File: design.v
module non_restoring_divider #(
    parameter DATA_WIDTH = 32
) (
    input  logic                    clk_i,
    input  logic                    clk_en_i,
    input  logic                    rst_n_i,
    input  logic [DATA_WIDTH - 1:0] dividend_i,
    input  logic [DATA_WIDTH - 1:0] divisor_i,
    input  logic                    data_valid_i,
    output logic [DATA_WIDTH - 1:0] quotient_o,
    output logic [DATA_WIDTH - 1:0] remainder_o,
    output logic                    divide_by_zero_o,
    output logic                    data_valid_o,
    output logic                    idle_o
);
    localparam COUNTER_WIDTH = $clog2(DATA_WIDTH);
    typedef enum logic [1:0] {IDLE, DIVIDE, RESTORE} fsm_state_t;
    typedef struct packed {
        logic                    rem_sign;
        logic [DATA_WIDTH - 1:0] remainder;
        logic [DATA_WIDTH - 1:0] quotient;
    } result_t;
    fsm_state_t state_CRT, state_NXT;
        always_ff @(posedge clk_i) begin : state_register
            if (!rst_n_i) begin
                state_CRT <= IDLE;
            end else if (clk_en_i) begin
                state_CRT <= state_NXT;
            end
        end : state_register
    result_t partial_CRT, partial_NXT;
    logic [DATA_WIDTH - 1:0] divisor_CRT, divisor_NXT;
        always_ff @(posedge clk_i) begin : datapath_register
            if (clk_en_i) begin
                partial_CRT <= partial_NXT;
                divisor_CRT <= divisor_NXT;
            end
        end : datapath_register
    logic [COUNTER_WIDTH - 1:0] iter_count_CRT, iter_count_NXT;
        always_ff @(posedge clk_i) begin : counter 
            if (clk_en_i) begin
                iter_count_CRT <= iter_count_NXT;
            end
        end : counter 
    logic divide_by_zero_CRT, divide_by_zero_NXT;
        always_ff @(posedge clk_i) begin : status_register
            if (!rst_n_i) begin
                divide_by_zero_CRT <= 1'b0;
            end else if (clk_en_i) begin
                divide_by_zero_CRT <= divide_by_zero_NXT;
            end
        end : status_register
    result_t pair_shifted;
        always_comb begin : fsm_logic 
            divide_by_zero_NXT = divide_by_zero_CRT;
            iter_count_NXT = iter_count_CRT;
            partial_NXT = partial_CRT;
            divisor_NXT = divisor_CRT;
            state_NXT = state_CRT;
            pair_shifted = 'b0;
            remainder_o = partial_CRT.remainder;
            data_valid_o = 1'b0;
            idle_o = 1'b0;
            case (state_CRT) 
                IDLE: begin 
                    if (data_valid_i) begin
                        state_NXT = DIVIDE;
                    end
                    divide_by_zero_NXT = (divisor_i == '0);
                    partial_NXT.rem_sign = 1'b0;
                    partial_NXT.quotient = dividend_i;
                    partial_NXT.remainder = '0;
                    divisor_NXT = divisor_i;
                    iter_count_NXT = '0;
                    idle_o = 1'b1;
                end
                DIVIDE: begin
                    state_NXT = (iter_count_CRT == (DATA_WIDTH - 1)) ? RESTORE : state_CRT;
                    iter_count_NXT = iter_count_CRT + 1;
                    pair_shifted = partial_CRT << 1; 
                    if (partial_CRT.rem_sign) begin
                        {partial_NXT.rem_sign, partial_NXT.remainder} = {pair_shifted.rem_sign, pair_shifted.remainder} + divisor_CRT;
                    end else begin
                        {partial_NXT.rem_sign, partial_NXT.remainder} = {pair_shifted.rem_sign, pair_shifted.remainder} - divisor_CRT;
                    end
                    partial_NXT.quotient = {pair_shifted.quotient[DATA_WIDTH - 1:1], !partial_NXT.rem_sign};
                end
                RESTORE: begin
                    state_NXT = IDLE;
                    data_valid_o = 1'b1;
                    idle_o = 1'b0;
                    if (partial_CRT.rem_sign) begin
                        {partial_NXT.rem_sign, partial_NXT.remainder} = {partial_CRT.rem_sign, partial_CRT.remainder} + divisor_CRT;
                    end
                    remainder_o = partial_NXT.remainder;
                end
            endcase
        end : fsm_logic
    assign quotient_o = partial_CRT.quotient;
    assign divide_by_zero_o = divide_by_zero_CRT;
endmodule
File: run.sh
#!/bin/bash
# the make line also repeats each setting of config.mk as NAME=value (left out here)
make -C /OpenROAD-flow-scripts/flow DESIGN_CONFIG=/design/flow/config.mk WORK_HOME=/design/flow/orfs CLKGATE_MAP_FILE= finish
File: config.mk
export PLATFORM = sky130hd
export DESIGN_NAME = non_restoring_divider
export DESIGN_NICKNAME = non_restoring_divider
export VERILOG_FILES = /design/flow/design.v
export SDC_FILE = /design/flow/constraint.sdc
export NUM_CORES = 4
export LEC_CHECK = 0
export CAP_MARGIN = 20
export CORE_MARGIN = 2
export CORE_UTILIZATION = 70
export CTS_CLUSTER_SIZE = 35
export SLEW_MARGIN = 20
File: constraint.sdc
create_clock -name core_clock -period 4.26 [get_ports {clk_i}]
set_input_delay 0.8520 -clock core_clock [delete_from_list [all_inputs] [get_ports {clk_i}]]
set_output_delay 0.8520 -clock core_clock [all_outputs]
set_load 0.01 [all_outputs]
==> CHANGELOG.md, run 1 <==
### Physical design

- Ao+oa area frac: 0.191
- HPWL after detailed placement: 18.9 mm
- Row count: 40
- Synth async-reset ratio: 0
- Hold Buf Count CTS: 0
- Yosys Instances: 933
- Avg Cell Area, Syn: 9.32 sq um
- Top cell type by total area after synthesis: edfxtp_1
- Top area cell types: edfxtp_1, ha_1, xor2_1
- Chip Area, Yosys: 8700 sq um
- Gp weighted congestion: 1.03
- Buffers on Ports: 134
- Fp_density: 0.721
- Register area share after synthesis: 0.361
- Synth Net Count: 1071
- Dominant flop cell: edfxtp_1
- Die Ht: 115 um
- Mapped Area: 8700 sq um
- I/O pin count: 135
- Synth Area in XOR/XNOR: 0.0865
- Simple-gate portion of the synthesized area: 0.147
- Status: stopped before the end
- H-tree depth: 3
- Dominant comb cell: AND-OR/OR-AND gates
- Adder Area Share: 0.102
- Flops & latches, synth: 106
- DP Area: 10300 sq um
- CTS root buffer: clkbuf_16
- EDFF count, synth: 102
- Mux frac, synth: 0.0557
- Failed at: global routing
- Total CTS buffers: 9
- Chip area: 13300 sq um
- Ys Warns: 1
- Die x size: 115 um
- Synth cell count leaders: edfxtp_1, nand2_1, a21oi_1, ha_1
- Core Region: 12100 sq um
- Synth top area share: 0.352
- CTS Sinks: 106
- Synth unique cells: 67
- Max Buffers Root-to-Sink: 2
- Syn Inst Count: 933
==> metrics by stage <==
stage                     cells  setup slack, ns  total power [mW]   util  hold WS [ns]
after floorplan             933            0.399              2.38      -         0.515
after global placement     1231            0.117              2.83  0.857         0.496
after detailed placement   1231           -0.129              2.88  0.857         0.559
after CTS                  1251           -0.132              3.87  0.898         0.580
==> what timing repair did <==
action | in CTS
setup endpoints to repair | 21
buffers inserted | 4
pin swaps | 6
gates resized | 40
==> run 2: changes to the inputs <==
Settings changed: ABC_AREA from default to 1, CAP_MARGIN 20 to 5, CELL_PAD_IN_SITES_GLOBAL_PLACEMENT from default to 2, CORE_UTILIZATION 70 to 38, CTS_CLUSTER_SIZE 35 to default, GPL_ROUTABILITY_DRIVEN from default to 0, MAX_ROUTING_LAYER from default to met5, PLACE_DENSITY from default to 0.66, SETUP_SLACK_MARGIN from default to 0.17.
Clock period 4.26 ns to 3.42 ns, I/O delays scaled along.
==> CHANGELOG.md, run 2 <==
### Changed

- Crit-path cells: ha_4 -> nand2_1 -> nor2_2 -> nand3_4 -> nand3_4 -> nand2_2 -> nand3_1 -> nand3_1 -> nand2_1 -> nand2_1 -> dlygate4sd2_1
- Vias in the first global route: 10.8k
- Routed vias: 11.5k
- P_sw: 2.44 mW
- Overall Global Routing Usage: 0.273
- Ao+oa area frac: 0.0850 (-0.106)
- Mapped Area: 10700 sq um (+23%)
- Seq pwr: 1.68 mW
- Register-to-register setup slack: 0.12 ns
- Min-delay src: divide_by_zero_CRT$_SDFFE_PN0P_
- Adder Area Share: 0.0833 (-0.0192)
- Synth async-reset ratio: 0 (unchanged)
- Crit path arrival time: 2.70 ns
- Total CTS buffers: 9 (unchanged)
- # diodes: 0
- Bufs and invs on worst path: 1
- Synth unique cells: 46 (-31%)
- Top Family by Delay on Critical Path: simple AND/OR/NAND/NOR gates
- OpenROAD warning count: 31
- Mux frac, synth: 0 (-0.0557)
- Dominant flop cell: edfxtp_1
- Synth Area in XOR/XNOR: 0.0303 (-0.0562)
- I/O pin count: 135 (unchanged)
- Fin crit share: 0.988
- Die x size: 172 um (+49%)
- Register area share after synthesis: 0.294 (-0.0677)
- Clk pin slew, worst setup/hold paths: 0.09 ns
- HPWL after detailed placement: 31.3 mm (+65%)
- Synth top area share: 0.286 (-0.0659)
- Status: timing/DRC/antenna clean
- Highest-power group: combinational logic
- Combinational gate power: 2.90 mW
- TritonCTS clock tree: built
- Hold Path Depth: 2
- Start of the worst register-to-register path: divisor_CRT[0]$_DFFE_PP_
- P&R area growth vs syn: 41.7%
- Critical path's most frequent cell: nand2_1
- Nets@finish: 2050
- Flops & latches, synth: 106 (unchanged)
- Critical path startpoint: partial_CRT[37]$_DFFE_PP_
- Setup WS post-layout: 0.0393 ns
- Hold Path Sink: divide_by_zero_CRT$_SDFFE_PN0P_
- Min Hold Slack: 0.481 ns
- Comb power frac: 0.502
- Yosys top cell by instances: nand2_1
- Core Region: 27800 sq um (+130%)
- DRC errors left: 0
- Tmin final: 3.38 ns
- Routed wire length per instance: 17.7 um
- Largest net degree at the start of global routing: 59
- Final Hold Fails: 0
- Non-Filler Instances: 2295
- CP max stage cell: edfxtp_1
- Element type at the critical path end: output pin
- Reg power frac: 0.291
- Slew headroom: 0.521
- Setup CP Type: reg -> out
- Ys Warns: 1 (unchanged)
- Synth Net Count: 1818 (+70%)
- Chip area: 29500 sq um (+120%)
- DRT Wirelength: 40.7 mm
- Latency at later pin: 0.38 ns
- PwrDens: 381 nW/um^2
- EDFF count, synth: 102 (unchanged)
- Setup slack at placement: -0.0853 ns (+0.0438 ns)
- Iteration tally of the first detailed-router pass: 5
- Switch share: 0.422
- Buffers on Ports: 134 (unchanged)
- Critical Path Fanout Max: 4
- Vias per cell: 4.99
- Global route overflow: 0
- Row count: 61 (+53%)
- Top cell type by total area after synthesis: edfxtp_1
- Routed Antenna Nets: 0
- Dominant comb cell: simple AND/OR/NAND/NOR gates
- Pwr Total: 5.78 mW
- Stages on worst setup path: 11
- Clock Skew: 0.0140 ns
- Fmax: 0.296 GHz
- Placed cells: 2205 (+79%)
- Worst hold path class: reg -> reg
- Slew Limit Fails: 0
- Syn Inst Count: 1680 (+80%)
- RSZ-0062 raised after global routing: yes
- First-pass GRT wire length: 60.3 mm
- Avg Cell Area, Syn: 6.37 sq um (-32%)
- Initial antenna violation count: 0
- Reg2reg path depth: 24
- Synth cell count leaders: nand2_1, inv_1, nor2_1, edfxtp_1, nand3_1
- Peak VDD IR: 263 uV
- Top area cell types: edfxtp_1, nand2_1, inv_1
- Simple-gate portion of the synthesized area: 0.381 (+0.234)
- CP max stage delay: 0.50 ns
- Die Ht: 172 um (+49%)
- H-tree depth: 3 (unchanged)
- Initial DRC Count: 747
- Clock net power: 1.19 mW
- Endpoints failing setup: 0
- Chip Area, Yosys: 10700 sq um (+23%)
- LEAKAGE: 7.45 nW
- Critical Path RT: 2.74 ns
- CTS Sinks: 106 (unchanged)
- Fp_density: 0.385 (-0.336)
- Slew @ Worst Pin: 0.712 ns
- Power Internal: 3.34 mW
- Clock power share: 0.207
- Yosys Instances: 1680 (+80%)
- Worst Setup EP: remainder_o[28]
- Max_cap viols: 0
- CTS root buffer: clkbuf_16
- Setup crit start kind: register
- Max Buffers Root-to-Sink: 2 (unchanged)
- RR Endpoint: partial_CRT[0]$_DFFE_PP_
-- run 2: layer usage --
layer	up-vias	wire length (um)	track usage
met4	0	672	0.0621
met3	37	2360	0.0437
met2	303	18400	0.438
met1	5380	19200	0.386
li1	5733	-	-
met5	-	0	0
-- run 2: per-stage QoR --
stage / TNS (ns) / util / cell area, sq um
floorplan: 0 / - / 10700
global placement: -0.108 / 0.458 / 12700
detailed placement: -0.163 / 0.458 / 12700
CTS: -0.0343 / 0.508 / 14100
global route: -0.200 / 0.546 / 15200
finish: 0 / 0.546 / 15200
-- run 2: repair_timing --
| action | 4_1_cts | 5_1_grt |
|---|---|---|
| hold buffers | 0 | 0 |
| hold endpoints to repair | 0 | 0 |
| setup buffers | 41 | 33 |
| endpoints found under the setup margin | 41 | 50 |
| resized | 209 | 250 |
| cloned | 0 | 0 |
| pin swaps | 63 | 120 |
-- run 2: cell type report --
class / count / area, sq um
Tap cell: 378 / 473
Sequential cell: 106 / 3140
Clock buffer: 10 / 229
Fill cell: 2840 / 12600
Multi-Input combinational cell: 1254 / 7800
Inverter: 259 / 977
Timing Repair Buffer: 282 / 2450
Clock inverter: 6 / 81.3
==> run 3: changes to the inputs <==
Settings changed: CAP_MARGIN 5 to 25, CELL_PAD_IN_SITES_DETAIL_PLACEMENT from default to 0, CELL_PAD_IN_SITES_GLOBAL_PLACEMENT 2 to 0, CORE_UTILIZATION 38 to 72, CTS_CLUSTER_SIZE from default to 21, GPL_ROUTABILITY_DRIVEN 0 to default, GPL_TIMING_DRIVEN from default to 1, MAX_ROUTING_LAYER met5 to default, PLACE_DENSITY 0.66 to default, PLACE_DENSITY_LB_ADDON from default to 0.01, SETUP_SLACK_MARGIN 0.17 to 1.25, SLEW_MARGIN 20 to 25, TNS_END_PERCENT from default to 10.
Clock period 3.42 ns to 4.42 ns, I/O delays scaled along.
==> CHANGELOG.md, run 3 <==
### Physical design

- Status: stopped before the end
- Failed at: global routing
- Tool error: [ERROR GRT-0232] Routing congestion too high. Check the congestion heatmap in the GUI.
- Placed cells: 1944 (-12%)
- Row count: 44 (-28%)
- Mux frac, synth: 0 (unchanged)
- I/O pin count: 135 (unchanged)
- Fp_density: 0.736 (+0.351)
- Synth Net Count: 1818 (unchanged)
- CTS root buffer: clkbuf_16
- Synth top area share: 0.286 (unchanged)
- H-tree depth: 3 (unchanged)
- Synth async-reset ratio: 0 (unchanged)
- Die x size: 126 um (-27%)
- Synth unique cells: 46 (unchanged)
- Synth Area in XOR/XNOR: 0.0303 (unchanged)
- Total CTS buffers: 9 (unchanged)
- Global route overflow: 951
- Chip area: 15900 sq um (-46%)
- DP Area: 12000 sq um (-5.6%)
- CTS Sinks: 106 (unchanged)
- Hold Buf Count CTS: 0 (unchanged)
- Top area cell types: edfxtp_1, nand2_1, inv_1
- Flops & latches, synth: 106 (unchanged)
- Gp weighted congestion: 1.07
- Yosys Instances: 1680 (unchanged)
- Yosys top cell by instances: nand2_1
- Dominant comb cell: simple AND/OR/NAND/NOR gates
- Chip Area, Yosys: 10700 sq um (unchanged)
- Ys Warns: 1 (unchanged)
- Register area share after synthesis: 0.294 (unchanged)
- Die Ht: 126 um (-27%)
- Max Buffers Root-to-Sink: 2 (unchanged)
- Avg Cell Area, Syn: 6.37 sq um (unchanged)
- Top cell type by total area after synthesis: edfxtp_1
- Overall Global Routing Usage: 0.982
- EDFF count, synth: 102 (unchanged)
- Core Region: 14500 sq um (-48%)
- Ao+oa area frac: 0.0850 (unchanged)
- Dominant flop cell: edfxtp_1
- Buffers on Ports: 134 (unchanged)
- Syn Inst Count: 1680 (unchanged)
- Synth cell count leaders: nand2_1, inv_1, nor2_1, edfxtp_1, nand3_1
- Adder Area Share: 0.0833 (unchanged)
- Mapped Area: 10700 sq um (unchanged)
- Simple-gate portion of the synthesized area: 0.381 (unchanged)
- HPWL after detailed placement: 26.4 mm (-16%)
run 3: timing repair:
action                     CTS
setup buffers               87
pin swaps                   28
gates resized              144
setup endpoints to repair   47
run 3: per-layer routing:
layer  overflow  global-route usage
met1         16               0.899
met2        681                1.20
met3         20               0.820
met4        230                1.07
met5          4               0.539
run 3: metrics by stage:
stage	setup slack [ns]	hold WS [ns]
CTS	0.945	0.495
global placement	0.854	0.474
detailed placement	0.750	0.479
floorplan	1.32	0.486
==> run 4: changes to the inputs <==
Settings changed: ABC_AREA 1 to default, CAP_MARGIN 25 to 20, CELL_PAD_IN_SITES_DETAIL_PLACEMENT 0 to default, CELL_PAD_IN_SITES_GLOBAL_PLACEMENT 0 to default, CORE_UTILIZATION 72 to 66, CTS_CLUSTER_DIAMETER from default to 357, CTS_CLUSTER_SIZE 21 to 68, GPL_TIMING_DRIVEN 1 to default, HOLD_SLACK_MARGIN from default to -0.1, PLACE_DENSITY_LB_ADDON 0.01 to default, SETUP_SLACK_MARGIN 1.25 to default, SLEW_MARGIN 25 to 20, TNS_END_PERCENT 10 to default.
Clock period 4.42 ns to 3.84 ns, I/O delays scaled along.
==> CHANGELOG.md, run 4 <==
### Physical design

- Ys Warns: 1 (unchanged)
- Syn Inst Count: 933 (-44%)
- Avg Cell Area, Syn: 9.32 sq um (+46%)
- Dominant flop cell: edfxtp_1
- Simple-gate portion of the synthesized area: 0.147 (-0.234)
- Yosys Instances: 933 (-44%)
- Placed cells: 1348 (-31%)
- Synth cell count leaders: edfxtp_1, nand2_1, a21oi_1, ha_1
- Ao+oa area frac: 0.191 (+0.106)
- I/O pin count: 135 (unchanged)
- Gp weighted congestion: 1.02 (-4.3%)
- Synth top area share: 0.352 (+0.0659)
- Failed at: clock tree synthesis
- Row count: 41 (-6.8%)
- Die Ht: 119 um (-5.7%)
- Chip area: 14100 sq um (-11%)
- DP Area: 11200 sq um (-6.7%)
- Synth Net Count: 1071 (-41%)
- EDFF count, synth: 102 (unchanged)
- Mux frac, synth: 0.0557 (+0.0557)
- Buffers on Ports: 134 (unchanged)
- HPWL after detailed placement: 22.8 mm (-14%)
- Flops & latches, synth: 106 (unchanged)
- Synth async-reset ratio: 0 (unchanged)
- Dominant comb cell: AND-OR/OR-AND gates
- Tool error: [ERROR DPL-0033] detailed placement checks failed during check placement.
- Synth unique cells: 67 (+46%)
- Adder Area Share: 0.102 (+0.0192)
- Status: stopped before the end
- Register area share after synthesis: 0.361 (+0.0677)
- Die x size: 119 um (-5.7%)
- Mapped Area: 8700 sq um (-19%)
- Fp_density: 0.684 (-0.0526)
- Top area cell types: edfxtp_1, ha_1, xor2_1
- Chip Area, Yosys: 8700 sq um (-19%)
- Top cell type by total area after synthesis: edfxtp_1
- Synth Area in XOR/XNOR: 0.0865 (+0.0562)
- Core Region: 12700 sq um (-12%)
- Setup slack at placement: -0.597 ns (-1.35 ns)
==> run 5: changes to the inputs <==
Settings changed: ABC_AREA from default to 1, CORE_ASPECT_RATIO from default to 1.45, CORE_UTILIZATION 66 to 72, CTS_CLUSTER_DIAMETER 357 to 363, CTS_CLUSTER_SIZE 68 to 100, HOLD_SLACK_MARGIN -0.1 to default, PLACE_DENSITY from default to 0.36.
Clock period 3.84 ns to 3.87 ns, I/O delays scaled along.
==> CHANGELOG.md, run 5 <==
### Changed

- Synth async-reset ratio: 0 (unchanged)
- Switch share: 0.438
- Critical Path RT: 3.10 ns
- Simple-gate portion of the synthesized area: 0.381 (+0.234)
- Fin crit share: 1.04
- Iteration tally of the first detailed-router pass: 9
- I/O pin count: 135 (unchanged)
- CP max stage delay: 0.62 ns
- Gp weighted congestion: 1.13 (+10%)
- Worst Setup EP: remainder_o[5]
- Dominant comb cell: simple AND/OR/NAND/NOR gates
- Syn Inst Count: 1680 (+80%)
- Slew Limit Fails: 0
- Initial DRC Count: 1698
- Min-delay src: divide_by_zero_CRT$_SDFFE_PN0P_
- Filler instances: 804
- Overall Global Routing Usage: 0.477
- Fmax: 0.248 GHz
- Power Internal: 2.57 mW
- Ys Warns: 1 (unchanged)
- OpenROAD warning count: 31
- Slew headroom: 0.409
- Synth unique cells: 46 (-31%)
- Critical path startpoint: partial_CRT[36]$_DFFE_PP_
- Flops & latches, synth: 106 (unchanged)
- Crit path arrival time: 3.26 ns
- CTS root buffer: clkbuf_16
- Setup WS post-layout: -0.166 ns
- Mux frac, synth: 0 (-0.0557)
- Setup TNS: -0.843 ns
- Start of the worst register-to-register path: divisor_CRT[7]$_DFFE_PP_
- Synth top area share: 0.286 (-0.0659)
- Synth Area in XOR/XNOR: 0.0303 (-0.0562)
- Clk pin slew, worst setup/hold paths: 0.08 ns
- Avg Cell Area, Syn: 6.37 sq um (-32%)
- Global route overflow: 0
- P_sw: 2.00 mW
- DP Area: 12000 sq um (+7.4%)
- Initial antenna violation count: 0
- Critical path's most frequent cell: nand2_1
- Non-Filler Instances: 1993
- Row count: 53 (+29%)
- Final Hold Fails: 0
- Chip Area, Yosys: 10700 sq um (+23%)
- DRT Wirelength: 42.1 mm
- Clock Skew: 0.00958 ns
- Vias per cell: 6.36
- Synth Net Count: 1818 (+70%)
- Latency at later pin: 0.38 ns
- Routed wire length per instance: 21.1 um
- Combinational gate power: 2.07 mW
- Vias in the first global route: 11.6k
- Reg power frac: 0.330
- Endpoints failing setup: 13
- Buffers on Ports: 134 (unchanged)
- Hold Path Sink: divide_by_zero_CRT$_SDFFE_PN0P_
- Peak VDD IR: 317 uV
- EDFF count, synth: 102 (unchanged)
- Dominant flop cell: edfxtp_1
- CTS Sinks: 106
- Seq pwr: 1.51 mW
- Reg2reg path depth: 18
- Top area cell types: edfxtp_1, nand2_1, inv_1
- Yosys Instances: 1680 (+80%)
- Total CTS buffers: 9
- Bufs and invs on worst path: 2
- RR Endpoint: partial_CRT[64]$_DFFE_PP_
- HPWL after detailed placement: 28.3 mm (+24%)
- P&R area growth vs syn: 18.2%
- Hold Buf Count CTS: 0
- Largest net degree at the start of global routing: 59
- Top cell type by total area after synthesis: edfxtp_1
- Fail Reasons: negative setup slack
- Element type at the critical path end: output pin
- TritonCTS clock tree: built
- Max Buffers Root-to-Sink: 2
- PwrDens: 361 nW/um^2
- Clock net power: 0.989 mW
- Yosys top cell by instances: nand2_1
- H-tree depth: 3
- Die Ht: 151 um (+27%)
- Comb power frac: 0.454
- Status: finished with violations
- Top Family by Delay on Critical Path: AND-OR/OR-AND gates
- Routed Antenna Nets: 0
- Crit-path cells: ha_4 -> nand2_1 -> inv_1 -> nand2_1 -> nand3_2 -> o21ai_1 -> o211ai_1 -> nand2_1 -> clkdlybuf4s50_1
- Register-to-register setup slack: 0.11 ns
- Clock power share: 0.217
- Placed cells: 1957 (+45%)
- Setup crit start kind: register
- Fp_density: 0.737 (+0.0532)
- Synth cell count leaders: nand2_1, inv_1, nor2_1, edfxtp_1, nand3_1
- Nets@finish: 1933
- Tmin final: 4.04 ns
- CP max stage cell: edfxtp_1
- Chip area: 15900 sq um (+12%)
- RSZ-0062 raised after global routing: yes
- LEAKAGE: 6.52 nW
- Core Region: 14500 sq um (+14%)
- Register area share after synthesis: 0.294 (-0.0677)
- DRC errors left: 0
- Routed vias: 12.7k
- First-pass GRT wire length: 57.9 mm
- Worst hold path class: reg -> reg
- Slew @ Worst Pin: 0.878 ns
- Ao+oa area frac: 0.0850 (-0.106)
- Mapped Area: 10700 sq um (+23%)
- Max_cap viols: 0
- Adder Area Share: 0.0833 (-0.0192)
- Critical Path Fanout Max: 4
- Final Instance Area: 12600 sq um
- Setup CP Type: reg -> out
- Highest-power group: combinational logic
- Die x size: 105 um (-11%)
- Hold Path Depth: 2
- Stages on worst setup path: 9
[run 5: per-stage QoR]
step	util	total power [mW]	worst slack, ns	hold WS (ns)
6_report	0.870	4.57	-0.166	0.505
5_1_grt	0.870	4.73	-0.585	0.519
4_1_cts	0.849	4.29	0.0114	0.489
3_5_place_dp	0.829	3.33	0.363	0.475
3_3_place_gp	0.829	3.28	0.509	0.461
2_1_floorplan	-	2.73	0.769	0.486
[run 5: cell type report]
class,count,area [sq um],area share
Antenna cell,1,2.50,0.000198
Multi-Input combinational cell,1254,6410,0.507
Tap cell,192,240,0.0190
Sequential cell,106,3140,0.249
Timing Repair Buffer,165,1590,0.126
Clock buffer,10,229,0.0181
Inverter,259,972,0.0769
Clock inverter,6,57.6,0.00455
[run 5: timing repair]
item / in CTS / in global routing
pin swaps: 0 / 1
endpoints found under the hold margin: 0 / 0
setup endpoints to repair: 2 / 20
resized: 1 / 34
buffers inserted: 0 / 19
[run 5: per-layer routing]
| metal | wire [um] | share of wire | GRT usage |
|---|---|---|---|
| met1 | 12700 | 0.30 | 0.473 |
| met2 | 18800 | 0.45 | 0.794 |
| met3 | 5310 | 0.13 | 0.130 |
| met4 | 5360 | 0.13 | 0.467 |
| met5 | 8 | 0.00019 | 0.0227 |
==> run 6: changes to the inputs <==
Settings changed: ABC_AREA 1 to default, CAP_MARGIN 20 to 25, CELL_PAD_IN_SITES_DETAIL_PLACEMENT from default to 0, CELL_PAD_IN_SITES_GLOBAL_PLACEMENT from default to 0, CORE_ASPECT_RATIO 1.45 to default, CORE_UTILIZATION 72 to 66, CTS_CLUSTER_DIAMETER 363 to default, CTS_CLUSTER_SIZE 100 to 70, GPL_TIMING_DRIVEN from default to 1, HOLD_SLACK_MARGIN from default to -0.1, PLACE_DENSITY 0.36 to default, TNS_END_PERCENT from default to 45.
Clock period 3.87 ns to 3.88 ns, I/O delays scaled along.
==> CHANGELOG.md, run 6 <==
### Physical design

- Hold Buf Count CTS: 0 (unchanged)
- CTS root buffer: clkbuf_16
- I/O pin count: 135 (unchanged)
- Synth cell count leaders: edfxtp_1, nand2_1, a21oi_1, ha_1
- Synth top area share: 0.352 (+0.0659)
- Die Ht: 119 um (-21%)
- Top area cell types: edfxtp_1, ha_1, xor2_1
- Top cell type by total area after synthesis: edfxtp_1
- Dominant comb cell: AND-OR/OR-AND gates
- Placed cells: 1344 (-31%)
- Chip area: 14100 sq um (-11%)
- Row count: 41 (-23%)
- Failed at: global routing
- Chip Area, Yosys: 8700 sq um (-19%)
- Synth Net Count: 1071 (-41%)
- Avg Cell Area, Syn: 9.32 sq um (+46%)
- HPWL after detailed placement: 21.5 mm (-24%)
- Yosys Instances: 933 (-44%)
- Status: stopped before the end
- Syn Inst Count: 933 (-44%)
- Register area share after synthesis: 0.361 (+0.0677)
- CTS Sinks: 106 (unchanged)
- Flops & latches, synth: 106 (unchanged)
- Core Region: 12700 sq um (-12%)
- Mux frac, synth: 0.0557 (+0.0557)
- Synth unique cells: 67 (+46%)
- Simple-gate portion of the synthesized area: 0.147 (-0.234)
- Synth async-reset ratio: 0 (unchanged)
- Ao+oa area frac: 0.191 (+0.106)
- Dominant flop cell: edfxtp_1
- Total CTS buffers: 9 (unchanged)
- H-tree depth: 3 (unchanged)
- Adder Area Share: 0.102 (+0.0192)
- Buffers on Ports: 134 (unchanged)
- EDFF count, synth: 102 (unchanged)
- Gp weighted congestion: 1.02 (-9.5%)
- Tool error: [ERROR DPL-0038] Utilization greater than 100%, impossible to legalize
- DP Area: 11200 sq um (-7.3%)
- Ys Warns: 1 (unchanged)
- Die x size: 119 um (+13%)
- Synth Area in XOR/XNOR: 0.0865 (+0.0562)
- Max Buffers Root-to-Sink: 2 (unchanged)
- Fp_density: 0.684 (-0.0532)
- Mapped Area: 8700 sq um (-19%)
==> run 6: through the flow <==
stage	hold slack [ns]	setup TNS (ns)	setup slack, ns	utilization	power, mW
floorplan	0.515	0	0.0185	-	2.61
global placement	0.490	-2.54	-0.238	0.877	3.36
detailed placement	0.560	-6.25	-0.443	0.877	3.44
CTS	0.535	-2.13	-0.233	0.941	4.62
==> run 6: repair_timing <==
action / 4_1_cts
setup buffers: 18
endpoints found under the hold margin: 0
pin swaps: 39
endpoints found under the setup margin: 43
gates resized: 150
==> run 7: changes to the inputs <==
Settings changed: CAP_MARGIN 25 to 20, CELL_PAD_IN_SITES_DETAIL_PLACEMENT 0 to 2, CELL_PAD_IN_SITES_GLOBAL_PLACEMENT 0 to default, CORE_ASPECT_RATIO from default to 1.17, CORE_UTILIZATION 66 to 64, CTS_CLUSTER_SIZE 70 to default, GPL_ROUTABILITY_DRIVEN from default to 0, GPL_TIMING_DRIVEN 1 to default, HOLD_SLACK_MARGIN -0.1 to default, MAX_ROUTING_LAYER from default to met4, PLACE_DENSITY from default to 0.7, SETUP_SLACK_MARGIN from default to 1.47, TNS_END_PERCENT 45 to default.
Clock period 3.88 ns to 5.21 ns, I/O delays scaled along.
==> CHANGELOG.md, run 7 <==
### Physical design

- Fp_density: 0.648 (-0.0351)
- Mux frac, synth: 0.0557 (unchanged)
- Core Region: 13400 sq um (+5.4%)
- Buffers on Ports: 134 (unchanged)
- Ao+oa area frac: 0.191 (unchanged)
- Top cell type by total area after synthesis: edfxtp_1
- Ys Warns: 1 (unchanged)
- Mapped Area: 8700 sq um (unchanged)
- Failed at: detailed placement
- Synth unique cells: 67 (unchanged)
- Synth cell count leaders: edfxtp_1, nand2_1, a21oi_1, ha_1
- Dominant flop cell: edfxtp_1
- Tool error: [ERROR DPL-0033] detailed placement checks failed during check placement.
- Chip Area, Yosys: 8700 sq um (unchanged)
- I/O pin count: 135 (unchanged)
- Synth Area in XOR/XNOR: 0.0865 (unchanged)
- Flops & latches, synth: 106 (unchanged)
- Chip area: 14500 sq um (+3.0%)
- Die x size: 112 um (-5.9%)
- Avg Cell Area, Syn: 9.32 sq um (unchanged)
- Top area cell types: edfxtp_1, ha_1, xor2_1
- Status: stopped before the end
- Synth async-reset ratio: 0 (unchanged)
- Adder Area Share: 0.102 (unchanged)
- Synth top area share: 0.352 (unchanged)
- Row count: 46 (+12%)
- Register area share after synthesis: 0.361 (unchanged)
- Simple-gate portion of the synthesized area: 0.147 (unchanged)
- Syn Inst Count: 933 (unchanged)
- Yosys Instances: 933 (unchanged)
- Die Ht: 130 um (+9.5%)
- EDFF count, synth: 102 (unchanged)
- Synth Net Count: 1071 (unchanged)
- Dominant comb cell: AND-OR/OR-AND gates
==> run 7: through the flow <==
step              power [mW]  cell area (sq um)  cells  setup slack, ns
global placement        2.26              10000   1189            0.727
floorplan               1.94               8720    933             1.49
==> run 8: changes to the inputs <==
Settings changed: CELL_PAD_IN_SITES_DETAIL_PLACEMENT 2 to default, CORE_ASPECT_RATIO 1.17 to default, CORE_UTILIZATION 64 to 66, CTS_CLUSTER_DIAMETER from default to 28, CTS_CLUSTER_SIZE from default to 68, GPL_ROUTABILITY_DRIVEN 0 to default, HOLD_SLACK_MARGIN from default to -0.1, MAX_ROUTING_LAYER met4 to default, PLACE_DENSITY 0.7 to default, SETUP_SLACK_MARGIN 1.47 to default.
Clock period 5.21 ns to 4.08 ns, I/O delays scaled along.
==> CHANGELOG.md, run 8 <==
### Physical design

- Status: stopped before the end
- Failed at: global routing
- Tool error: [ERROR GRT-0232] Routing congestion too high. Check the congestion heatmap in the GUI.
- EDFF count, synth: 102 (unchanged)
- Ys Warns: 1 (unchanged)
- Adder Area Share: 0.102 (unchanged)
- Avg Cell Area, Syn: 9.32 sq um (unchanged)
- Register area share after synthesis: 0.361 (unchanged)
- Chip area: 14100 sq um (-3.0%)
- Buffers on Ports: 134 (unchanged)
- Overall Global Routing Usage: 0.692
- Setup slack at placement: -0.223 ns
- Die x size: 119 um (+6.3%)
- Ao+oa area frac: 0.191 (unchanged)
- Syn Inst Count: 933 (unchanged)
- CTS root buffer: clkbuf_16
- Dominant flop cell: edfxtp_1
- Mux frac, synth: 0.0557 (unchanged)
- Synth unique cells: 67 (unchanged)
- CTS Sinks: 106
- H-tree depth: 3
- Global route overflow: 24
- Simple-gate portion of the synthesized area: 0.147 (unchanged)
- Top area cell types: edfxtp_1, ha_1, xor2_1
- Top cell type by total area after synthesis: edfxtp_1
- Fp_density: 0.684 (+0.0351)
- Synth top area share: 0.352 (unchanged)
- Total CTS buffers: 9
- I/O pin count: 135 (unchanged)
- Hold Buf Count CTS: 0
- HPWL after detailed placement: 19.6 mm
- Synth Area in XOR/XNOR: 0.0865 (unchanged)
- Mapped Area: 8700 sq um (unchanged)
- Die Ht: 119 um (-8.7%)
- Flops & latches, synth: 106 (unchanged)
- Synth Net Count: 1071 (unchanged)
- Synth cell count leaders: edfxtp_1, nand2_1, a21oi_1, ha_1
- Yosys Instances: 933 (unchanged)
- Row count: 41 (-11%)
- Max Buffers Root-to-Sink: 2
- Synth async-reset ratio: 0 (unchanged)
- Gp weighted congestion: 0.961
- Dominant comb cell: AND-OR/OR-AND gates
- Chip Area, Yosys: 8700 sq um (unchanged)
- Core Region: 12700 sq um (-5.1%)
## run 8: per-stage QoR
| stage | hold slack (ns) | cells | utilization | cell area (sq um) |
|---|---|---|---|---|
| CTS | 0.552 | 1307 | 0.891 | 11300 |
| floorplan | 0.515 | 933 | - | 8700 |
| detailed placement | 0.527 | 1269 | 0.834 | 10600 |
| global placement | 0.497 | 1269 | 0.834 | 10600 |
## run 8: what timing repair did
| action | 4_1_cts |
|---|---|
| endpoints found under the hold margin | 0 |
| gates resized | 82 |
| endpoints found under the setup margin | 33 |
| pin swaps | 30 |
| cloned | 0 |
| buffers inserted | 22 |
## run 8: layer usage
metal	GRT overflow	global-route usage
met2	12	0.896
met1	1	0.721
met3	0	0.480
met4	11	0.662
met5	0	0.0184
==> run 9: changes to the inputs <==
Settings changed: CORE_UTILIZATION 66 to 68, CTS_CLUSTER_DIAMETER 28 to 359, CTS_CLUSTER_SIZE 68 to 36, HOLD_SLACK_MARGIN -0.1 to -0.04.
Clock period 4.08 ns to 3.8 ns, I/O delays scaled along.
==> CHANGELOG.md, run 9 <==
### Physical design

- Ys Warns: 1 (unchanged)
- Synth Area in XOR/XNOR: 0.0865 (unchanged)
- Mux frac, synth: 0.0557 (unchanged)
- Register area share after synthesis: 0.361 (unchanged)
- Chip Area, Yosys: 8700 sq um (unchanged)
- Core Region: 12600 sq um (-1.2%)
- Die x size: 117 um (-1.4%)
- Mapped Area: 8700 sq um (unchanged)
- Synth async-reset ratio: 0 (unchanged)
- Die Ht: 117 um (-1.4%)
- I/O pin count: 135 (unchanged)
- Simple-gate portion of the synthesized area: 0.147 (unchanged)
- Synth Net Count: 1071 (unchanged)
- Chip area: 13700 sq um (-2.8%)
- Synth top area share: 0.352 (unchanged)
- Dominant flop cell: edfxtp_1
- Buffers on Ports: 134 (unchanged)
- Avg Cell Area, Syn: 9.32 sq um (unchanged)
- Flops & latches, synth: 106 (unchanged)
- Fp_density: 0.692 (+0.00837)
- Top area cell types: edfxtp_1, ha_1, xor2_1
- Synth cell count leaders: edfxtp_1, nand2_1, a21oi_1, ha_1
- Tool error: [ERROR DPL-0038] Utilization greater than 100%, impossible to legalize
- Syn Inst Count: 933 (unchanged)
- Failed at: clock tree synthesis
- Row count: 41 (unchanged)
- Status: stopped before the end
- Adder Area Share: 0.102 (unchanged)
- Dominant comb cell: AND-OR/OR-AND gates
- Ao+oa area frac: 0.191 (unchanged)
- Setup slack at placement: -0.662 ns (-0.439 ns)
- EDFF count, synth: 102 (unchanged)
- Top cell type by total area after synthesis: edfxtp_1
- Yosys Instances: 933 (unchanged)
- Synth unique cells: 67 (unchanged)
- Gp weighted congestion: 0.996 (+3.7%)
- HPWL after detailed placement: 22.4 mm (+14%)
- Placed cells: 1359 (+7.1%)
## run 9: through the flow
stage	hold WS [ns]	power (mW)	cell area, sq um
detailed placement	0.538	3.56	11300
global placement	0.503	3.46	11300
floorplan	0.515	2.66	8710
==> run 10: changes to the inputs <==
Settings changed: CORE_UTILIZATION 68 to 63, CTS_CLUSTER_DIAMETER 359 to 280, CTS_CLUSTER_SIZE 36 to 97, HOLD_SLACK_MARGIN -0.04 to default.
Clock period 3.8 ns to 4.5 ns, I/O delays scaled along.
==> CHANGELOG.md, run 10 <==
### Changed

- Largest net degree at the start of global routing: 44
- Register area share after synthesis: 0.361 (unchanged)
- Crit path arrival time: 3.48 ns
- HPWL after detailed placement: 17.9 mm (-20%)
- Vias in the first global route: 7623
- Initial DRC Count: 647
- PwrDens: 334 nW/um^2
- Mapped Area: 8700 sq um (unchanged)
- Placed cells: 1212 (-11%)
- Core Region: 13300 sq um (+6.2%)
- Avg Cell Area, Syn: 9.32 sq um (unchanged)
- Stages on worst setup path: 12
- Top cell type by total area after synthesis: edfxtp_1
- I/O pin count: 135 (unchanged)
- Power Internal: 2.26 mW
- Status: timing/DRC/antenna clean
- # diodes: 0
- Routed wire length per instance: 19.7 um
- Worst hold path class: reg -> reg
- DRT Wirelength: 24.3 mm
- Max Buffers Root-to-Sink: 2
- Top Family by Delay on Critical Path: AND-OR/OR-AND gates
- Iteration tally of the first detailed-router pass: 7
- Chip area: 14800 sq um (+7.7%)
- P&R area growth vs syn: 22.6%
- Vias per cell: 6.37
- First-pass GRT wire length: 38.0 mm
- Synth Net Count: 1071 (unchanged)
- Die Ht: 121 um (+3.8%)
- Switch share: 0.365
- Top area cell types: edfxtp_1, ha_1, xor2_1
- Filler instances: 918
- Adder Area Share: 0.102 (unchanged)
- Element type at the critical path end: output pin
- CTS root buffer: clkbuf_16
- Syn Inst Count: 933 (unchanged)
- Critical path startpoint: divisor_CRT[17]$_DFFE_PP_
- Gp weighted congestion: 0.989 (-0.74%)
- Endpoints failing setup: 0
- Peak VDD IR: 312 uV
- DRC errors left: 0
- LEAKAGE: 4.25 nW
- Ao+oa area frac: 0.191 (unchanged)
- EDFF count, synth: 102 (unchanged)
- Final Hold Fails: 0
- Hold Buf Count CTS: 0
- Synth Area in XOR/XNOR: 0.0865 (unchanged)
- Register-to-register setup slack: 0.24 ns
- Combinational gate power: 1.49 mW
- Max_cap viols: 0
- Slew @ Worst Pin: 0.864 ns
- Fmax: 0.228 GHz
- Crit-path cells: ha_1 -> nand2_1 -> o21ai_1 -> o211ai_1 -> nand2_1 -> o211ai_2 -> buf_4 -> nand2_1 -> a21oi_1 -> or3_1 -> nand3_1 -> clkdlybuf4s50_1
- TritonCTS clock tree: built
- Buffers on Ports: 134 (unchanged)
- Die x size: 121 um (+3.8%)
- Slew headroom: 0.423
- Overall Global Routing Usage: 0.331
- Ys Warns: 1 (unchanged)
- Row count: 42 (+2.4%)
- Clock net power: 0.798 mW
- Dominant comb cell: AND-OR/OR-AND gates
- Critical path's most frequent cell: nand2_1
- Hold Path Sink: state_CRT[0]$_DFF_P_
- Clk pin slew, worst setup/hold paths: 0.08 ns
- Min-delay src: state_CRT[0]$_DFF_P_
- Fp_density: 0.651 (-0.0404)
- CP max stage cell: clkdlybuf4s50_1
- CP max stage delay: 0.54 ns
- Fin crit share: 0.973
- Synth top area share: 0.352 (unchanged)
- Synth cell count leaders: edfxtp_1, nand2_1, a21oi_1, ha_1
- P_sw: 1.30 mW
- Final Instance Area: 10700 sq um
- Simple-gate portion of the synthesized area: 0.147 (unchanged)
- RSZ-0062 raised after global routing: yes
- Clock power share: 0.224
- Setup CP Type: reg -> out
- Latency at later pin: 0.36 ns
- Reg power frac: 0.357
- Hold Path Depth: 2
- Critical Path Fanout Max: 7
- Routed vias: 7868
- Tmin final: 4.38 ns
- Setup crit start kind: register
- Clock Skew: 0.0135 ns
- Yosys Instances: 933 (unchanged)
- Reg2reg path depth: 18
- Synth unique cells: 67 (unchanged)
- Highest-power group: combinational logic
- Synth async-reset ratio: 0 (unchanged)
- DP Area: 10100 sq um (-10%)
- Post-layout util: 0.799
- Mux frac, synth: 0.0557 (unchanged)
- Total CTS buffers: 9
- Critical Path RT: 3.60 ns
- RR Endpoint: partial_CRT[62]$_DFFE_PP_
- Routed Antenna Nets: 0
- Chip Area, Yosys: 8700 sq um (unchanged)
- Flops & latches, synth: 106 (unchanged)
- Comb power frac: 0.419
- Initial antenna violation count: 0
- OpenROAD warning count: 30
- Seq pwr: 1.27 mW
- Worst Setup EP: remainder_o[26]
- H-tree depth: 3
- Nets@finish: 1193
- Global route overflow: 0
- Non-Filler Instances: 1236
- Bufs and invs on worst path: 2
- Setup TNS: 0 ns
- CTS Sinks: 106
- Start of the worst register-to-register path: divisor_CRT[2]$_DFFE_PP_
- Slew Limit Fails: 0
- Dominant flop cell: edfxtp_1
run 10: stage by stage:
stage,hold slack (ns),power [mW],setup WS [ns]
floorplan,0.515,2.25,0.639
global placement,0.501,2.66,0.252
detailed placement,0.504,2.68,0.0921
CTS,0.517,3.49,0.000993
global route,0.542,3.73,-0.0706
finish,0.515,3.56,0.120
run 10: timing repair:
item / in CTS / in global routing
setup endpoints to repair: 10 / 24
setup buffers: 2 / 6
cloned: 0 / 0
endpoints found under the hold margin: 0 / 0
resized: 11 / 32
pin swaps: 0 / 2
run 10: cell type report:
cell class | count | area [sq um] | area share
well taps | 176 | 220 | 0.0207
repair buffers | 174 | 1650 | 0.155
clock buffers | 9 | 225 | 0.0211
flip-flops and latches | 106 | 3140 | 0.295
multi-input cells | 731 | 5230 | 0.490
inverters | 33 | 124 | 0.0116
clock inverters | 7 | 68.8 | 0.00646
run 10: routing by layer:
metal	track usage	routed length, um	up-vias
li1	-	-	3662
met1	0.412	9790	3720
met2	0.561	11600	416
met3	0.0681	2000	70
met4	0.139	885	0
met5	0	0	-
==> run 11: changes to the inputs <==
Settings changed: CORE_UTILIZATION 63 to 62, CTS_CLUSTER_DIAMETER 280 to default, CTS_CLUSTER_SIZE 97 to default.
Clock period 4.5 ns to 3.36 ns, I/O delays scaled along.
==> CHANGELOG.md, run 11 <==
### Physical design

- Status: stopped before the end
- Failed at: global routing
- Tool error: [ERROR GRT-0116] Global routing finished with congestion. Check the congestion regions in the DRC Viewer.
- Hold Buf Count CTS: 0 (unchanged)
- Synth top area share: 0.352 (unchanged)
- Row count: 43 (+2.4%)
- Synth async-reset ratio: 0 (unchanged)
- Max Buffers Root-to-Sink: 2 (unchanged)
- Chip area: 15000 sq um (+1.6%)
- Mux frac, synth: 0.0557 (unchanged)
- Synth Net Count: 1071 (unchanged)
- Placed cells: 1419 (+17%)
- Fp_density: 0.631 (-0.0201)
- Yosys Instances: 933 (unchanged)
- Gp weighted congestion: 0.974 (-1.5%)
- Avg Cell Area, Syn: 9.32 sq um (unchanged)
- Mapped Area: 8700 sq um (unchanged)
- Syn Inst Count: 933 (unchanged)
- I/O pin count: 135 (unchanged)
- Top cell type by total area after synthesis: edfxtp_1
- Ys Warns: 1 (unchanged)
- Ao+oa area frac: 0.191 (unchanged)
- Setup slack at placement: -0.795 ns (-0.887 ns)
- Global route overflow: 2
- Synth unique cells: 67 (unchanged)
- Chip Area, Yosys: 8700 sq um (unchanged)
- Overall Global Routing Usage: 0.754
- HPWL after detailed placement: 21.6 mm (+21%)
- CTS Sinks: 106 (unchanged)
- Adder Area Share: 0.102 (unchanged)
- Dominant comb cell: AND-OR/OR-AND gates
- CTS root buffer: clkbuf_16
- Dominant flop cell: edfxtp_1
- EDFF count, synth: 102 (unchanged)
- Core Region: 13800 sq um (+3.2%)
- Die x size: 122 um (+0.78%)
- H-tree depth: 3 (unchanged)
- Simple-gate portion of the synthesized area: 0.147 (unchanged)
- Total CTS buffers: 9 (unchanged)
- Flops & latches, synth: 106 (unchanged)
- Buffers on Ports: 134 (unchanged)
- Synth Area in XOR/XNOR: 0.0865 (unchanged)
- Synth cell count leaders: edfxtp_1, nand2_1, a21oi_1, ha_1
- Die Ht: 122 um (+0.78%)
- Top area cell types: edfxtp_1, ha_1, xor2_1
- Register area share after synthesis: 0.361 (unchanged)
run 11: per-layer routing:
metal	track usage	GRT overflow
met5	0.271	0
met4	0.718	2
met3	0.648	0
met2	0.909	0
met1	0.746	0
run 11: per-stage QoR:
stage,util,cell area [sq um]
floorplan,-,8760
detailed placement,0.853,11800
CTS,0.972,13400
global placement,0.853,11800
run 11: timing repair:
item | 4_1_cts
resized | 291
endpoints found under the setup margin | 52
pin swaps | 76
buffers inserted | 77
endpoints found under the hold margin | 0
==> run 12: changes to the inputs <==
Settings changed: CORE_UTILIZATION 62 to 72, CTS_CLUSTER_SIZE from default to 35, PLACE_DENSITY_LB_ADDON from default to 0.25.
Clock period 3.36 ns to 4.25 ns, I/O delays scaled along.
==> CHANGELOG.md, run 12 <==
### Physical design

- Status: stopped before the end
- Failed at: global routing
- Tool error: [ERROR GRT-0232] Routing congestion too high. Check the congestion heatmap in the GUI.
- Synth cell count leaders: edfxtp_1, nand2_1, a21oi_1, ha_1
- Core Region: 11900 sq um (-14%)
- H-tree depth: 3 (unchanged)
- Flops & latches, synth: 106 (unchanged)
- I/O pin count: 135 (unchanged)
- Setup slack at placement: -0.153 ns (+0.642 ns)
- Dominant flop cell: edfxtp_1
- Dominant comb cell: AND-OR/OR-AND gates
- Die x size: 114 um (-7.0%)
- Die Ht: 114 um (-7.0%)
- Placed cells: 1202 (-15%)
- Global route overflow: 530
- Yosys Instances: 933 (unchanged)
- Chip area: 13000 sq um (-13%)
- Synth Area in XOR/XNOR: 0.0865 (unchanged)
- Mapped Area: 8700 sq um (unchanged)
- Ao+oa area frac: 0.191 (unchanged)
- Total CTS buffers: 9 (unchanged)
- Synth unique cells: 67 (unchanged)
- Overall Global Routing Usage: 0.920
- Synth top area share: 0.352 (unchanged)
- Fp_density: 0.730 (+0.0987)
- Ys Warns: 1 (unchanged)
- Synth async-reset ratio: 0 (unchanged)
- Syn Inst Count: 933 (unchanged)
- Top cell type by total area after synthesis: edfxtp_1
- Row count: 40 (-7.0%)
- HPWL after detailed placement: 19.6 mm (-9.1%)
- Chip Area, Yosys: 8700 sq um (unchanged)
- Buffers on Ports: 134 (unchanged)
- Avg Cell Area, Syn: 9.32 sq um (unchanged)
- EDFF count, synth: 102 (unchanged)
- Adder Area Share: 0.102 (unchanged)
- Mux frac, synth: 0.0557 (unchanged)
- Max Buffers Root-to-Sink: 2 (unchanged)
- Synth Net Count: 1071 (unchanged)
- Simple-gate portion of the synthesized area: 0.147 (unchanged)
- Top area cell types: edfxtp_1, ha_1, xor2_1
- Register area share after synthesis: 0.361 (unchanged)
- CTS root buffer: clkbuf_16
- CTS Sinks: 106 (unchanged)
- Gp weighted congestion: 0.971 (-0.31%)
- Hold Buf Count CTS: 0 (unchanged)
[run 12: repair_timing]
action                     4_1_cts
gates resized                   41
buffers inserted                27
pin swaps                       11
hold endpoints to repair         0
setup endpoints to repair       24
[run 12: through the flow]
stage	TNS, ns	instance area (sq um)	util
3_5_place_dp	-0.208	10300	0.861
2_1_floorplan	0	8700	-
4_1_cts	-0.153	10900	0.917
3_3_place_gp	0	10300	0.861
[run 12: per-layer routing]
| layer | overflow | track usage |
|---|---|---|
| met5 | 0 | 0.380 |
| met4 | 179 | 1.06 |
| met3 | 7 | 0.730 |
| met2 | 338 | 1.11 |
| met1 | 6 | 0.862 |
==> run 13: changes to the inputs <==
Settings changed: ABC_AREA from default to 1, CORE_ASPECT_RATIO from default to 1.92, CTS_CLUSTER_DIAMETER from default to 280, CTS_CLUSTER_SIZE 35 to 97, PLACE_DENSITY_LB_ADDON 0.25 to default, SETUP_SLACK_MARGIN from default to -0.32, TNS_END_PERCENT from default to 10.
Clock period 4.25 ns to 3.44 ns, I/O delays scaled along.
==> CHANGELOG.md, run 13 <==
### Physical design

- Status: stopped before the end
- Failed at: global routing
- Tool error: [ERROR GRT-0116] Global routing finished with congestion. Check the congestion regions in the DRC Viewer.
- Die Ht: 173 um (+52%)
- Total CTS buffers: 9 (unchanged)
- Yosys top cell by instances: nand2_1
- Dominant comb cell: simple AND/OR/NAND/NOR gates
- Mapped Area: 10700 sq um (+23%)
- Synth cell count leaders: nand2_1, inv_1, nor2_1, edfxtp_1, nand3_1
- Placed cells: 1992 (+66%)
- Synth async-reset ratio: 0 (unchanged)
- Mux frac, synth: 0 (-0.0557)
- Core Region: 14500 sq um (+22%)
- Row count: 61 (+53%)
- Yosys Instances: 1680 (+80%)
- Synth unique cells: 46 (-31%)
- Hold Buf Count CTS: 0 (unchanged)
- Adder Area Share: 0.0833 (-0.0192)
- EDFF count, synth: 102 (unchanged)
- Setup slack at placement: 0.0171 ns (+0.170 ns)
- I/O pin count: 135 (unchanged)
- Die x size: 92.0 um (-19%)
- Avg Cell Area, Syn: 6.37 sq um (-32%)
- Post-CTS Setup Repair Bufs: 0 (-100%)
- Buffers on Ports: 134 (unchanged)
- DP Area: 12300 sq um (+20%)
- CTS Sinks: 106 (unchanged)
- Top cell type by total area after synthesis: edfxtp_1
- Top area cell types: edfxtp_1, nand2_1, inv_1
- Gp weighted congestion: 1.12 (+15%)
- Flops & latches, synth: 106 (unchanged)
- CTS resizes: 2 (-95%)
- Syn Inst Count: 1680 (+80%)
- Register area share after synthesis: 0.294 (-0.0677)
- Chip Area, Yosys: 10700 sq um (+23%)
- HPWL after detailed placement: 30.7 mm (+57%)
- Fp_density: 0.738 (+0.00775)
- Synth Area in XOR/XNOR: 0.0303 (-0.0562)
- Ao+oa area frac: 0.0850 (-0.106)
- Ys Warns: 1 (unchanged)
- CTS root buffer: clkbuf_16
- Dominant flop cell: edfxtp_1
- Synth top area share: 0.286 (-0.0659)
- Chip area: 15900 sq um (+23%)
- Simple-gate portion of the synthesized area: 0.381 (+0.234)
- Synth Net Count: 1818 (+70%)
- Overall Global Routing Usage: 0.576
- Global route overflow: 19
- Max Buffers Root-to-Sink: 2 (unchanged)
- H-tree depth: 3 (unchanged)
==> run 13: per-layer routing <==
layer,global-route usage,overflow
met1,0.544,0
met4,0.623,12
met3,0.295,0
met2,0.837,7
met5,0.0128,0
==> run 14: changes to the inputs <==
Settings changed: CAP_MARGIN 20 to 25, CELL_PAD_IN_SITES_DETAIL_PLACEMENT from default to 0, CELL_PAD_IN_SITES_GLOBAL_PLACEMENT from default to 0, CORE_ASPECT_RATIO 1.92 to default, CTS_CLUSTER_DIAMETER 280 to 355, CTS_CLUSTER_SIZE 97 to default, GPL_TIMING_DRIVEN from default to 1, SETUP_SLACK_MARGIN -0.32 to default, SLEW_MARGIN 20 to 25.
Clock period 3.44 ns to 3.83 ns, I/O delays scaled along.
==> CHANGELOG.md, run 14 <==
### Changed

- Status: finished with violations
- Fail Reasons: negative setup slack
- Start of the worst register-to-register path: divisor_CRT[0]$_DFFE_PP_
- Slew headroom: 0.354
- Critical Path RT: 3.06 ns
- Crit path arrival time: 3.18 ns
- # diodes: 0
- I/O pin count: 135 (unchanged)
- Final Instance Area: 12700 sq um
- Top cell type by total area after synthesis: edfxtp_1
- Ys Warns: 1 (unchanged)
- DP Area: 12000 sq um (-2.5%)
- Core Region: 14500 sq um (+0.22%)
- LEAKAGE: 6.49 nW
- Bufs and invs on worst path: 1
- Worst Setup EP: remainder_o[15]
- Min-delay src: divide_by_zero_CRT$_SDFFE_PN0P_
- CTS root buffer: clkbuf_16
- EDFF count, synth: 102 (unchanged)
- Register-to-register setup slack: 0.21 ns
- Comb power frac: 0.444
- First-pass GRT wire length: 53.5 mm
- Row count: 44 (-28%)
- Max_cap viols: 0
- Crit-path cells: ha_4 -> nand2_1 -> nand2_1 -> a21oi_1 -> nand2_1 -> nand2_1 -> nand2_2 -> o21ai_0 -> nand2_1 -> nand2_1 -> clkdlybuf4s50_1
- Simple-gate portion of the synthesized area: 0.381 (unchanged)
- Tmin final: 3.95 ns
- Iteration tally of the first detailed-router pass: 12
- Yosys Instances: 1680 (unchanged)
- Synth Net Count: 1818 (unchanged)
- Chip Area, Yosys: 10700 sq um (unchanged)
- Switch share: 0.421
- Clock Skew: 0.00765 ns
- Combinational gate power: 1.99 mW
- Power Internal: 2.60 mW
- Top Family by Delay on Critical Path: simple AND/OR/NAND/NOR gates
- Mapped Area: 10700 sq um (unchanged)
- HPWL after detailed placement: 26.3 mm (-14%)
- Synth async-reset ratio: 0 (unchanged)
- Vias per cell: 6.09
- Buffers on Ports: 134 (unchanged)
- Register area share after synthesis: 0.294 (unchanged)
- Flops & latches, synth: 106 (unchanged)
- Yosys top cell by instances: nand2_1
- Gp weighted congestion: 1.05 (-6.5%)
- Clock power share: 0.218
- Overall Global Routing Usage: 0.423
- Chip area: 15900 sq um (-0.33%)
- Fin crit share: 1.03
- Initial DRC Count: 2394
- Avg Cell Area, Syn: 6.37 sq um (unchanged)
- Setup CP Type: reg -> out
- Setup crit start kind: register
- Critical path's most frequent cell: nand2_1
- Dominant comb cell: simple AND/OR/NAND/NOR gates
- Total CTS buffers: 9 (unchanged)
- Top area cell types: edfxtp_1, nand2_1, inv_1
- Slew @ Worst Pin: 0.970 ns
- Element type at the critical path end: output pin
- CTS Sinks: 106 (unchanged)
- Die Ht: 126 um (-27%)
- Fp_density: 0.736 (-0.00165)
- Endpoints failing setup: 4
- Largest net degree at the start of global routing: 68
- Ao+oa area frac: 0.0850 (unchanged)
- Clock net power: 0.977 mW
- Synth unique cells: 46 (unchanged)
- Hold Path Sink: divide_by_zero_CRT$_SDFFE_PN0P_
- CP max stage cell: edfxtp_1
- Initial antenna violation count: 0
- Mux frac, synth: 0 (unchanged)
- Latency at later pin: 0.37 ns
- Seq pwr: 1.52 mW
- Peak VDD IR: 378 uV
- P&R area growth vs syn: 18.3%
- Hold Path Depth: 2
- Routed vias: 12.1k
- Setup slack at placement: 0.225 ns (+0.208 ns)
- Die x size: 126 um (+37%)
- Routed Antenna Nets: 0
- Reg power frac: 0.338
- TritonCTS clock tree: built
- RR Endpoint: partial_CRT[59]$_DFFE_PP_
- Post-layout util: 0.871
- Highest-power group: combinational logic
- Clk pin slew, worst setup/hold paths: 0.08 ns
- Slew Limit Fails: 0
- H-tree depth: 3 (unchanged)
- Hold Buf Count CTS: 0 (unchanged)
- DRT Wirelength: 35.9 mm
- Pwr Total: 4.49 mW
- Worst hold path class: reg -> reg
- Synth cell count leaders: nand2_1, inv_1, nor2_1, edfxtp_1, nand3_1
- Routed wire length per instance: 18.1 um
- CP max stage delay: 0.56 ns
- RSZ-0062 raised after global routing: yes
- Reg2reg path depth: 21
- Critical Path Fanout Max: 5
- Adder Area Share: 0.0833 (unchanged)
- Vias in the first global route: 11.0k
- DRC errors left: 0
- Syn Inst Count: 1680 (unchanged)
- Global route overflow: 0
- Critical path startpoint: partial_CRT[38]$_DFFE_PP_
- Setup WS post-layout: -0.116 ns
- P_sw: 1.89 mW
- Synth top area share: 0.286 (unchanged)
- Max Buffers Root-to-Sink: 2 (unchanged)
- Synth Area in XOR/XNOR: 0.0303 (unchanged)
- Stages on worst setup path: 11
- Final Hold Fails: 0
- Fmax: 0.253 GHz
- PwrDens: 354 nW/um^2
- Dominant flop cell: edfxtp_1
- Nets@finish: 1928
- OpenROAD warning count: 30
[run 14: cell type report]
| class | instances | area, sq um |
|---|---|---|
| multi-input combinational | 1254 | 6470 |
| sequential | 106 | 3140 |
| fill | 840 | 1880 |
| timing repair buffer | 160 | 1550 |
| inverter | 259 | 972 |
| tap | 184 | 230 |
| clock buffer | 9 | 225 |
| clock inverter | 7 | 67.6 |
[run 14: stage by stage]
| step | hold WS, ns | std cells | setup TNS [ns] |
|---|---|---|---|
| after floorplan | 0.486 | 1680 | 0 |
| after global placement | 0.469 | 1947 | 0 |
| after detailed placement | 0.482 | 1947 | 0 |
| after CTS | 0.497 | 1963 | 0 |
| after global routing | 0.535 | 1979 | -0.631 |
| final | 0.488 | 1979 | -0.215 |
[run 14: timing repair]
action	in CTS	in global routing
pin swaps	0	1
gates cloned	0	0
resized	3	36
endpoints found under the setup margin	5	21
setup buffers	0	16
[run 14: metal layers]
layer  part of all wire  GRT usage  vias to the layer above
li1                   -          -                     5497
met1               0.36      0.571                     5291
met2               0.44      0.668                     1040
met3               0.14     0.0905                      228
met4              0.054      0.169                        0
met5                  0          0                        -
==> run 15: changes to the inputs <==
Settings changed: CAP_MARGIN 25 to 20, CELL_PAD_IN_SITES_DETAIL_PLACEMENT 0 to default, CELL_PAD_IN_SITES_GLOBAL_PLACEMENT 0 to default, CORE_UTILIZATION 72 to 62, CTS_CLUSTER_DIAMETER 355 to 332, CTS_CLUSTER_SIZE from default to 96, GPL_TIMING_DRIVEN 1 to default, PLACE_DENSITY from default to 0.83, SLEW_MARGIN 25 to 20, TNS_END_PERCENT 10 to 5.
Clock period 3.83 ns to 3.01 ns, I/O delays scaled along.
==> CHANGELOG.md, run 15 <==
### Changed

- Max Buffers Root-to-Sink: 2 (unchanged)
- Fmax: 0.257 GHz
- RR Endpoint: partial_CRT[46]$_DFFE_PP_
- Status: finished with violations
- Clk pin slew, worst setup/hold paths: 0.09 ns (about the same)
- Top area cell types: edfxtp_1, nand2_1, inv_1
- CTS Sinks: 106 (unchanged)
- Ao+oa area frac: 0.0850 (unchanged)
- Latency at later pin: 0.39 ns (+0.02 ns)
- Slew headroom: 0.526 (+0.172)
- Synth Area in XOR/XNOR: 0.0303 (unchanged)
- Slew @ Worst Pin: 0.705 ns (-0.265 ns)
- Critical path startpoint: divisor_CRT[1]$_DFFE_PP_
- Total CTS buffers: 9 (unchanged)
- Clock net power: 1.34 mW (+37%)
- Dominant comb cell: simple AND/OR/NAND/NOR gates
- Critical Path Fanout Max: 5 (unchanged)
- Power Internal: 3.82 mW (+47%)
- Max_cap viols: 0 (unchanged)
- Simple-gate portion of the synthesized area: 0.381 (unchanged)
- Flops & latches, synth: 106 (unchanged)
- Comb power frac: 0.529 (+0.085)
- PwrDens: 455 nW/um^2 (+28%)
- Seq pwr: 1.91 mW (+26%)
- Crit-path cells: buf_6 -> inv_4 -> buf_6 -> nand3_4 -> nor2_4 -> nand2_2 -> nor2_4 -> inv_2 -> o21ai_4 -> nand2_2 -> xor2_4 -> ha_4 -> nand2_1 -> nand2_1 -> o21bai_2 -> nor2_1 -> nand2_2 -> buf_4 -> o21ai_0 -> nand2_1
- Bufs and invs on worst path: 5 (+4)
- Stages on worst setup path: 20 (+9)
- Chip Area, Yosys: 10700 sq um (unchanged)
- Endpoints failing setup: 58 (+54)
- Clock power share: 0.194 (-0.024)
- Hold Path Sink: divide_by_zero_CRT$_SDFFE_PN0P_
- Mux frac, synth: 0 (unchanged)
- Fin crit share: 1.29 (+0.263)
- Adder Area Share: 0.0833 (unchanged)
- Syn Inst Count: 1680 (unchanged)
- LEAKAGE: 7.76 nW (+20%)
- Start of the worst register-to-register path: divisor_CRT[1]$_DFFE_PP_
- Top Family by Delay on Critical Path: simple AND/OR/NAND/NOR gates
- Routed Antenna Nets: 0 (unchanged)
- Yosys Instances: 1680 (unchanged)
- Min-delay src: divide_by_zero_CRT$_SDFFE_PN0P_
- Crit path arrival time: 4.04 ns (+0.86 ns)
- Dominant flop cell: edfxtp_1
- Routed vias: 14.3k (+19%)
- Fp_density: 0.627 (-0.109)
- Setup TNS: -33.94 ns (-33.73 ns)
- DRC errors left: 0 (unchanged)
- Vias per cell: 6.40 (+5.0%)
- Pwr Total: 6.91 mW (+54%)
- CP max stage cell: edfxtp_1
- Initial antenna violation count: 3 (+3)
- Synth cell count leaders: nand2_1, inv_1, nor2_1, edfxtp_1, nand3_1
- Reg2reg path depth: 20 (-4.8%)
- Synth unique cells: 46 (unchanged)
- Slew Limit Fails: 0 (unchanged)
- RSZ-0062 raised after global routing: yes
- HPWL after detailed placement: 29.5 mm (+12%)
- Setup WS post-layout: -0.882 ns (-0.766 ns)
- Initial DRC Count: 2895 (+21%)
- Reg power frac: 0.277 (-0.061)
- Top cell type by total area after synthesis: edfxtp_1
- I/O pin count: 135 (unchanged)
- Fail Reasons: negative setup slack
- TritonCTS clock tree: built
- OpenROAD warning count: 30 (unchanged)
- CTS root buffer: clkbuf_16
- Ys Warns: 1 (unchanged)
- Worst Setup EP: partial_CRT[46]$_DFFE_PP_
- Nets@finish: 2144 (+11%)
- Combinational gate power: 3.66 mW (+84%)
- DP Area: 13400 sq um (+12%)
- Iteration tally of the first detailed-router pass: 21 (+9)
- Final Instance Area: 15200 sq um (+20%)
- P_sw: 3.10 mW (+64%)
- Synth top area share: 0.286 (unchanged)
- Clock Skew: 0.00721 ns (-0.000441 ns)
- Worst hold path class: reg -> reg
- CP max stage delay: 0.56 ns (about the same)
- Avg Cell Area, Syn: 6.37 sq um (unchanged)
- Setup slack at placement: -0.254 ns (-0.479 ns)
- Peak VDD IR: 361 uV (-4.4%)
- Core Region: 17100 sq um (+17%)
- P&R area growth vs syn: 42.0%
- Critical Path RT: 3.16 ns (+0.10 ns)
- Die Ht: 135 um (+7.5%)
- Buffers on Ports: 134 (unchanged)
- DRT Wirelength: 51.1 mm (+42%)
- Setup CP Type: reg -> reg
- Gp weighted congestion: 0.990 (-5.3%)
- Mapped Area: 10700 sq um (unchanged)
- Die x size: 135 um (+7.5%)
- Tmin final: 3.89 ns
- Vias in the first global route: 12.5k (+14%)
- H-tree depth: 3 (unchanged)
- First-pass GRT wire length: 63.7 mm (+19%)
- Overall Global Routing Usage: 0.455 (+0.0323)
- EDFF count, synth: 102 (unchanged)
- Global route overflow: 0 (unchanged)
- Routed wire length per instance: 22.8 um (+26%)
- Final Hold Fails: 0 (unchanged)
- Switch share: 0.448 (+0.0268)
- Highest-power group: combinational logic
- Synth async-reset ratio: 0 (unchanged)
- Setup crit start kind: register
- Synth Net Count: 1818 (unchanged)
- Largest net degree at the start of global routing: 59 (-13%)
- Register-to-register setup slack: -0.88 ns (-1.09 ns)
- Hold Path Depth: 2 (unchanged)
- Element type at the critical path end: register
- Register area share after synthesis: 0.294 (unchanged)
- Row count: 48 (+9.1%)
- Yosys top cell by instances: nand2_1
- Chip area: 18300 sq um (+16%)
[run 15: repair_timing]
action                     4_1_cts  5_1_grt
setup endpoints to repair       52       55
buffers inserted                35       19
pin swaps                       60       65
resized                        179      148
hold buffers                     0        0
[run 15: final cells by class]
type	instances	area, sq um
Multi-Input combinational cell	1254	7320
Sequential cell	106	3140
Tap cell	225	282
Antenna cell	5	12.5
Clock buffer	10	239
Timing Repair Buffer	376	3160
Fill cell	803	1860
Inverter	259	977
Clock inverter	6	62.6
[run 15: metal layers]
metal,vias up,wire [um],global-route usage
li1,5920,-,-
met1,6337,16200,0.551
met2,1472,20900,0.728
met3,591,8520,0.147
met4,12,5170,0.236
met5,-,276,0
[run 15: through the flow]
step,utilization,hold slack [ns],instances
detailed placement,0.786,0.459,2166
floorplan,-,0.486,1680
global placement,0.786,0.460,2166
global route,0.890,0.498,2238
CTS,0.851,0.474,2217
finish,0.891,0.481,2241
Power is estimated from default activity; no workload was simulated.
